## exp/raven
// cordic
module cordic #(
    parameter data_width = 16,
    parameter iterations = 15
    )(
    input clk,
    input reset_n,
    input logic signed [data_width-1:0] angle,
    input logic signed [data_width-1:0] x_i,
    input logic signed [data_width-1:0] y_i,
    output logic signed [data_width-1:0] cos,
    output logic signed [data_width-1:0] sin,
    input valid_in,
    output logic valid_out
    );
    logic signed [data_width-1:0] atan_table [0:iterations-1];
    assign atan_table[0]  = 'd12867;   
    assign atan_table[1]  = 'd7596;    
    assign atan_table[2]  = 'd4013;    
    assign atan_table[3]  = 'd2037;    
    assign atan_table[4]  = 'd1021;    
    assign atan_table[5]  = 'd511;     
    assign atan_table[6]  = 'd256;     
    assign atan_table[7]  = 'd128;     
    assign atan_table[8]  = 'd64;      
    assign atan_table[9]  = 'd32;      
    assign atan_table[10] = 'd16;      
    assign atan_table[11] = 'd8;       
    assign atan_table[12] = 'd4;       
    assign atan_table[13] = 'd2;       
    assign atan_table[14] = 'd1;       
    logic signed [data_width-1:0] x [0:iterations], y [0:iterations], z [0:iterations];
    logic [$clog2(iterations)-1:0] iteration;
    logic valid_pipe [0:iterations];
    always_ff @(posedge clk or negedge reset_n) begin
        if (!reset_n) begin
            x[0] <= 0;
            y[0] <= 0;
            z[0] <= 0;
            valid_pipe[0] <= 0;
        end else if (valid_in) begin
            case (angle[15:14])
                2'b00: begin
                    x[0] <= x_i;
                    y[0] <= y_i;
                    z[0] <= angle;
                end
                2'b01: begin
                    x[0] <= -y_i;
  ...
Size: roughly 6600 cells after synthesis, roughly 740 flip-flops, about 61000 um2 of cells after synthesis.
clock: 4.0 ns
lec_check: 0
cap_margin: 20
core_margin: 2
core_utilization: 40
slew_margin: 20
run.sh (not shown) runs the stock make flow with config.mk's settings and CLKGATE_MAP_FILE=.
Having completed the whole flow, exp/raven delivered a layout that passed the timing, DRC and antenna checks.
#### Input delta (exp/pepper over exp/raven)
- CTS_CLUSTER_DIAMETER newly set to 369
- MAX_ROUTING_LAYER newly set to met4
- CORE_MARGIN changed from 2 to 7
- ABC_AREA newly set to 1
[summary]
Diff exp/pepper and exp/raven: cell area after synthesis lower in exp/raven. Delta(synthesis-to-finish area growth, exp/pepper - exp/raven) < 0. Any difference in area of all sequential standard cells between exp/pepper and exp/raven is small enough to ignore. The final period demand of the worst path number comes out higher for exp/raven vs exp/pepper. Arrival time at the worst endpoint was lower in exp/pepper than in exp/raven. NOTE: effective utilization at floorplan in exp/pepper exceeds that of exp/raven.

---

cordic again, from the RTL that the note above started with.
Settings: LEC_CHECK=0, CAP_MARGIN=20, CORE_MARGIN=2, CORE_UTILIZATION=70, SETUP_SLACK_MARGIN=0.91, SLEW_MARGIN=20; clock period 3.09 ns.
The starting point died in global routing, error ODB-0269.
Change:
- CORE_UTILIZATION: 70 -> 66
- SETUP_SLACK_MARGIN: 0.91 -> not set
The new run finished but fails on negative setup slack; synthesized cell count does not change; synthesized area is unchanged; die area is higher by 6.0%.
Change:
- CORE_UTILIZATION: 66 -> 70
- CTS_CLUSTER_DIAMETER: not set -> 28
- SETUP_SLACK_MARGIN: not set -> 0.9
=> The changed run did not get past global routing; synthesized area is unchanged; synthesized cell count does not change; die size is lower by 5.6%.

---

The RTL this note starts from:
==> flow/design.v <==
module cordic #(
    parameter data_width = 16,
    parameter iterations = 15
    )(
    input clk,
    input reset_n,
    input logic signed [data_width-1:0] angle,
    input logic signed [data_width-1:0] x_i,
    input logic signed [data_width-1:0] y_i,
    output logic signed [data_width-1:0] cos,
    output logic signed [data_width-1:0] sin,
    input valid_in,
    output logic valid_out
    );
    logic signed [data_width-1:0] atan_table [0:iterations-1];
    assign atan_table[0]  = 'd12867;   
    assign atan_table[1]  = 'd7596;    
    assign atan_table[2]  = 'd4013;    
    assign atan_table[3]  = 'd2037;    
    assign atan_table[4]  = 'd1021;    
    assign atan_table[5]  = 'd511;     
    assign atan_table[6]  = 'd256;     
    assign atan_table[7]  = 'd128;     
    assign atan_table[8]  = 'd64;      
    assign atan_table[9]  = 'd32;      
    assign atan_table[10] = 'd16;      
    assign atan_table[11] = 'd8;       
    assign atan_table[12] = 'd4;       
    assign atan_table[13] = 'd2;       
    assign atan_table[14] = 'd1;       
    logic signed [data_width-1:0] x [0:iterations], y [0:iterations], z [0:iterations];
    logic [$clog2(iterations)-1:0] iteration;
    logic valid_pipe [0:iterations];
    always_ff @(posedge clk or negedge reset_n) begin
        if (!reset_n) begin
            x[0] <= 0;
            y[0] <= 0;
            z[0] <= 0;
            valid_pipe[0] <= 0;
        end else if (valid_in) begin
            case (angle[15:14])
                2'b00: begin
                    x[0] <= x_i;
                    y[0] <= y_i;
                    z[0] <= angle;
                end
                2'b01: begin
                    x[0] <= -y_i;
                    y[0] <= x_i;
                    z[0] <= {2'b00, angle[13:0]};
                end
                2'b10: begin
                    x[0] <= -x_i;
                    y[0] <= -y_i;
                    z[0] <= {2'b11, angle[13:0]};
                end
                2'b11: begin
                    x[0] <= y_i;
                    y[0] <= -x_i;
                    z[0] <= -angle;
                end
            endcase
            valid_pipe[0] <= 1;
        end else begin
            valid_pipe[0] <= 0;
        end
    end
    genvar i;
    generate
        for (i = 0; i < iterations; i = i + 1) begin : cordic_pipeline
            always_ff @(posedge clk or negedge reset_n) begin
                if (!reset_n) begin
                    x[i+1] <= 0;
                    y[i+1] <= 0;
                    z[i+1] <= 0;
                    valid_pipe[i+1] <= 0;
                end else if (valid_pipe[i]) begin
                    if (z[i] < 0) begin
                        x[i+1] <= x[i] + (y[i] >>> i);
                        y[i+1] <= y[i] - (x[i] >>> i);
                        z[i+1] <= z[i] + atan_table[i];
                    end else begin
                        x[i+1] <= x[i] - (y[i] >>> i);
                        y[i+1] <= y[i] + (x[i] >>> i);
                        z[i+1] <= z[i] - atan_table[i];
                    end
                    valid_pipe[i+1] <= 1;
                end else begin
                    valid_pipe[i+1] <= 0;
                end
            end
        end
    endgenerate
    assign cos = x[iterations];
    assign sin = y[iterations];
    assign valid_out = valid_pipe[iterations];
endmodule
Settings: LEC_CHECK=0, CAP_MARGIN=20, CELL_PAD_IN_SITES_GLOBAL_PLACEMENT=0, CORE_MARGIN=2, CORE_UTILIZATION=66, CTS_CLUSTER_DIAMETER=44, GPL_TIMING_DRIVEN=1, HOLD_SLACK_MARGIN=-0.04, MAX_ROUTING_LAYER=met5, SETUP_SLACK_MARGIN=-0.19, SLEW_MARGIN=20, TNS_END_PERCENT=50; clock period 3.32 ns.
The starting point reached the layout checks and failed them: negative setup slack.
Edit:
- CELL_PAD_IN_SITES_GLOBAL_PLACEMENT: 0 -> 3
- CORE_UTILIZATION: 66 -> 31
- MAX_ROUTING_LAYER: met5 -> met4
- SLEW_MARGIN: 20 -> 15
- clock period: 3.32 -> 2.45 ns (I/O delays scaled with it)
=>
- The new run reached the layout checks and failed them: negative setup slack
- setup slack got worse by 690 ps
- hold slack got worse by 310 ps
- core utilization falls by 28 points
- clock skew rises by 11 ps
- wire length rises by 24%
- global-route usage falls by 14 points
- design area rises by 36%
- critical path depth falls by 1
- clock-buffer cell count rises by 49
- non-clock buffer count rises by 1790
Edit:
- CORE_ASPECT_RATIO: not set -> 0.85
- CORE_UTILIZATION: 31 -> 54
- CTS_CLUSTER_DIAMETER: 44 -> 198
- HOLD_SLACK_MARGIN: -0.04 -> 0.06
- MAX_ROUTING_LAYER: met4 -> met5
- MIN_ROUTING_LAYER: not set -> met2
- PLACE_DENSITY_LB_ADDON: not set -> 0.08
- TNS_END_PERCENT: 50 -> 85
=> Now the flow died in 3_1_place_gp_skip_io (FLW-0024); area after synthesis does not change; synthesized cell count stays the same; die area falls by 42%.

---

RTL: the design.v shown in full above, as it stands there.
==> flow/config.mk <==
export PLATFORM = sky130hd
export DESIGN_NAME = cordic
export DESIGN_NICKNAME = cordic
export VERILOG_FILES = /design/flow/design.v
export SDC_FILE = /design/flow/constraint.sdc
export NUM_CORES = 4
export LEC_CHECK = 0
export CAP_MARGIN = 20
export CORE_MARGIN = 2
export CORE_UTILIZATION = 40
export GPL_ROUTABILITY_DRIVEN = 0
export MAX_ROUTING_LAYER = met4
export PLACE_DENSITY_LB_ADDON = 0.13
export SETUP_SLACK_MARGIN = -0.12
export SLEW_MARGIN = 10
export TNS_END_PERCENT = 10
==> flow/constraint.sdc <==
create_clock -name core_clock -period 4.0 [get_ports {clk}]
set_input_delay 0.8000 -clock core_clock [delete_from_list [all_inputs] [get_ports {clk}]]
set_output_delay 0.8000 -clock core_clock [all_outputs]
set_load 0.01 [all_outputs]
Then changed:
CORE_UTILIZATION = 71   (was 40)
GPL_ROUTABILITY_DRIVEN = unset   (was 0)
MAX_ROUTING_LAYER = unset   (was met4)
PLACE_DENSITY_LB_ADDON = 0.01   (was 0.13)
SETUP_SLACK_MARGIN = unset   (was -0.12)
SLEW_MARGIN = 20   (was 10)
TNS_END_PERCENT = unset   (was 10)
clock period = 2.75 ns   (was 4.0 ns; I/O delays follow)
With this change the flow ended with an error in 4_1_cts.
Synthesized area stays the same.
Synthesized cell count does not change.
Die area drops by 43%.
Then changed:
ABC_AREA = 1   (was unset)
CTS_CLUSTER_DIAMETER = 232   (was unset)
clock period = 2.57 ns   (was 2.75 ns; I/O delays follow)
Effect: The new run ended with an error in 5_1_grt. Synthesized area rises by 6.9%. Die size went up by 6.8%. Synthesized cell count is higher by 41%.
Then changed:
CORE_UTILIZATION = 72   (was 71)
CTS_CLUSTER_DIAMETER = unset   (was 232)
CTS_CLUSTER_SIZE = 99   (was unset)
PLACE_DENSITY = 0.37   (was unset)
PLACE_DENSITY_LB_ADDON = unset   (was 0.01)
TNS_END_PERCENT = 20   (was unset)
clock period = 1.97 ns   (was 2.57 ns; I/O delays follow)
Now the flow died in 4_1_cts.
Die area is lower by 1.4%.
Area after synthesis stays the same.
Synthesized cell count does not change.
Then changed:
ABC_AREA = unset   (was 1)
CORE_UTILIZATION = 40   (was 72)
CTS_CLUSTER_SIZE = unset   (was 99)
PLACE_DENSITY = unset   (was 0.37)
TNS_END_PERCENT = unset   (was 20)
clock period = 3.8 ns   (was 1.97 ns; I/O delays follow)
Outcome: Now the flow went through all stages and came out clean; die area rose by well over a third; synthesized area fell by a few percent; synthesized cell count fell by a quarter to a third.

---

Setup of exp/xenon:
// cordic: RTL as listed in full above, without the edits since
clock: 2.58 ns
lec_check: 0
cap_margin: 20
core_margin: 2
core_utilization: 71
cts_cluster_size: 14
slew_margin: 20
Seen in the log of exp/xenon: DPL-0038 during 4_1_cts, after which the run never completed.
Changes in exp/lagoon relative to exp/xenon:
Settings: clearing CTS_CLUSTER_SIZE, which used to be 14; putting CTS_CLUSTER_DIAMETER at 59 where nothing was set; putting MAX_ROUTING_LAYER at met4 where nothing was set; swapping 71 for 72 in CORE_UTILIZATION; swapping 2.58 for 3.09 in the clock period (ns, I/O delays scaled along).
==> results <==
Detailed placer's ending HPWL (exp/xenon / exp/lagoon): 1.06
Comparing exp/lagoon against exp/xenon, there is no change at all in mux share of post-synthesis cell area.
Compared with exp/xenon, exp/lagoon shows a core footprint that is 1500 um^2 lower.
Re count of pins on the block boundary: no difference whatsoever between exp/xenon and exp/lagoon.
Placement-stage worst setup slack delta for exp/lagoon relative to exp/xenon: 0.46 ns higher
Each of exp/xenon and exp/lagoon falls short of a clean finish.
exp/lagoon did not make it past 5_1_grt, where a tool error ended it.
Taking exp/xenon as the reference, in exp/lagoon area share of and-or/or-and cells after synthesis neither gained nor lost much, instance area after placement shows a reduction of 9.4%, total placed cells including tap cells went down 715, average footprint of a synthesized cell stayed essentially flat.
The inputs of exp/ember differ from those of exp/lagoon as listed below.
Settings: CTS_CLUSTER_DIAMETER: 59 -> unset; MAX_ROUTING_LAYER: met4 -> unset; SETUP_SLACK_MARGIN: unset -> 0.92.
==> results <==
exp/lagoon never completed; the flow aborted with a tool error in 5_1_grt. Flow for exp/ember halted at 5_1_grt, error code GRT-0232. Reported for exp/ember and exp/lagoon, number of H-tree levels turned out identical to the last digit. Of exp/ember and exp/lagoon, the lower detailed placer's ending HPWL belongs to exp/ember. [compare] base=exp/lagoon new=exp/ember: clock tree buffer depth now sits at about the same level, number of gates given a new drive strength after cts now sits higher.
Inputs modified between exp/ember and exp/quartz:
Settings: clearing SETUP_SLACK_MARGIN, which used to be 0.92; swapping 72 for 58 in CORE_UTILIZATION; swapping 3.09 for 3.8 in the clock period (ns, I/O delays scaled along).
--- outcome ---
- exp/ember did not run to completion, as it errored out during 5_1_grt.
- exp/quartz completed every stage of the flow, and the final layout passed the timing, DRC and antenna checks.
- Taking exp/ember as the reference, in exp/quartz average cell area after synthesis held; floorplan core area went up about 24%; worst slack at placement went up 0.37 ns.
- Compared exp/quartz vs exp/ember, and core utilization before placement is down in exp/quartz.
- Placer's final routability congestion estimate, exp/quartz and exp/ember, lower one = exp/quartz.

---

## build 51
// cordic: RTL as listed in full above, without the edits since
==> flow/config.mk <==
export PLATFORM = sky130hd
export DESIGN_NAME = cordic
export DESIGN_NICKNAME = cordic
export VERILOG_FILES = /design/flow/design.v
export SDC_FILE = /design/flow/constraint.sdc
export NUM_CORES = 4
export LEC_CHECK = 0
export CAP_MARGIN = 20
export CORE_MARGIN = 2
export CORE_UTILIZATION = 72
export PLACE_DENSITY_LB_ADDON = 0.23
export SETUP_SLACK_MARGIN = 0.91
export SLEW_MARGIN = 20
==> flow/constraint.sdc <==
create_clock -name core_clock -period 3.09 [get_ports {clk}]
set_input_delay 0.6180 -clock core_clock [delete_from_list [all_inputs] [get_ports {clk}]]
set_output_delay 0.6180 -clock core_clock [all_outputs]
set_load 0.01 [all_outputs]
Build 51 is listed as incomplete: the tool reported an error in 5_1_grt and the run ended there.
Relative to build 51, the following input files were edited for build 84:
--- a/flow/config.mk
+++ b/flow/config.mk
@@ -8,6 +8,5 @@
 export CAP_MARGIN = 20
 export CORE_MARGIN = 2
-export CORE_UTILIZATION = 72
-export PLACE_DENSITY_LB_ADDON = 0.23
-export SETUP_SLACK_MARGIN = 0.91
+export CORE_UTILIZATION = 71
+export CTS_CLUSTER_DIAMETER = 215
 export SLEW_MARGIN = 20
==> flow/constraint.sdc <==
create_clock -name core_clock -period 3.26 [get_ports {clk}]
set_input_delay 0.6520 -clock core_clock [delete_from_list [all_inputs] [get_ports {clk}]]
set_output_delay 0.6520 -clock core_clock [all_outputs]
set_load 0.01 [all_outputs]
==> comparison <==
- Build 51 did not finish: a tool error stopped it during 5_1_grt.
- In build 84 the implementation completed, yet the final layout does not meet the checks, the culprit being setup timing.
- Build 84 -> build 51: gate count of the mapped netlist delta 0, exact match
- Build 84 — floorplan-stage core utilization 1.2 points lower, build 51 as reference
- Die area delta for build 84 relative to build 51: 1.4% higher
- Any difference in number of placed instances, taps included between build 51 and build 84 is small enough to ignore.
- As far as total number of H-tree levels goes, build 51 and build 84 are indistinguishable; the numbers are identical.
- The row count in build 84 was higher than what build 51 gave.
--- input diff build 84..build 81 ---
--- a/flow/config.mk
+++ b/flow/config.mk
@@ -10,3 +10,4 @@
 export CORE_UTILIZATION = 71
 export CTS_CLUSTER_DIAMETER = 215
+export SETUP_SLACK_MARGIN = -0.25
 export SLEW_MARGIN = 20
==> flow/constraint.sdc <==
create_clock -name core_clock -period 2.82 [get_ports {clk}]
set_input_delay 0.5640 -clock core_clock [delete_from_list [all_inputs] [get_ports {clk}]]
set_output_delay 0.5640 -clock core_clock [all_outputs]
set_load 0.01 [all_outputs]
Build 81 got as far as 5_1_grt, where a tool error ended the run. Diff build 84..build 81 | sink count of the clock tree | unchanged. From build 84 to build 81, die size did not move at all. Re total CTS buffers: build 81 is about 5% up on build 84. Re routability congestion estimate: build 81 is 1.8% up on build 84. Build 84 → build 81: area fraction in xor and xnor cells barely changed, number of nets at floorplan barely changed, cell count after placement climbed 9.5%. Gate count after technology mapping came out exactly the same in build 84 and build 81. Quantity of hold-fixing buffers added after cts delta (build 84 -> build 81): insignificant.
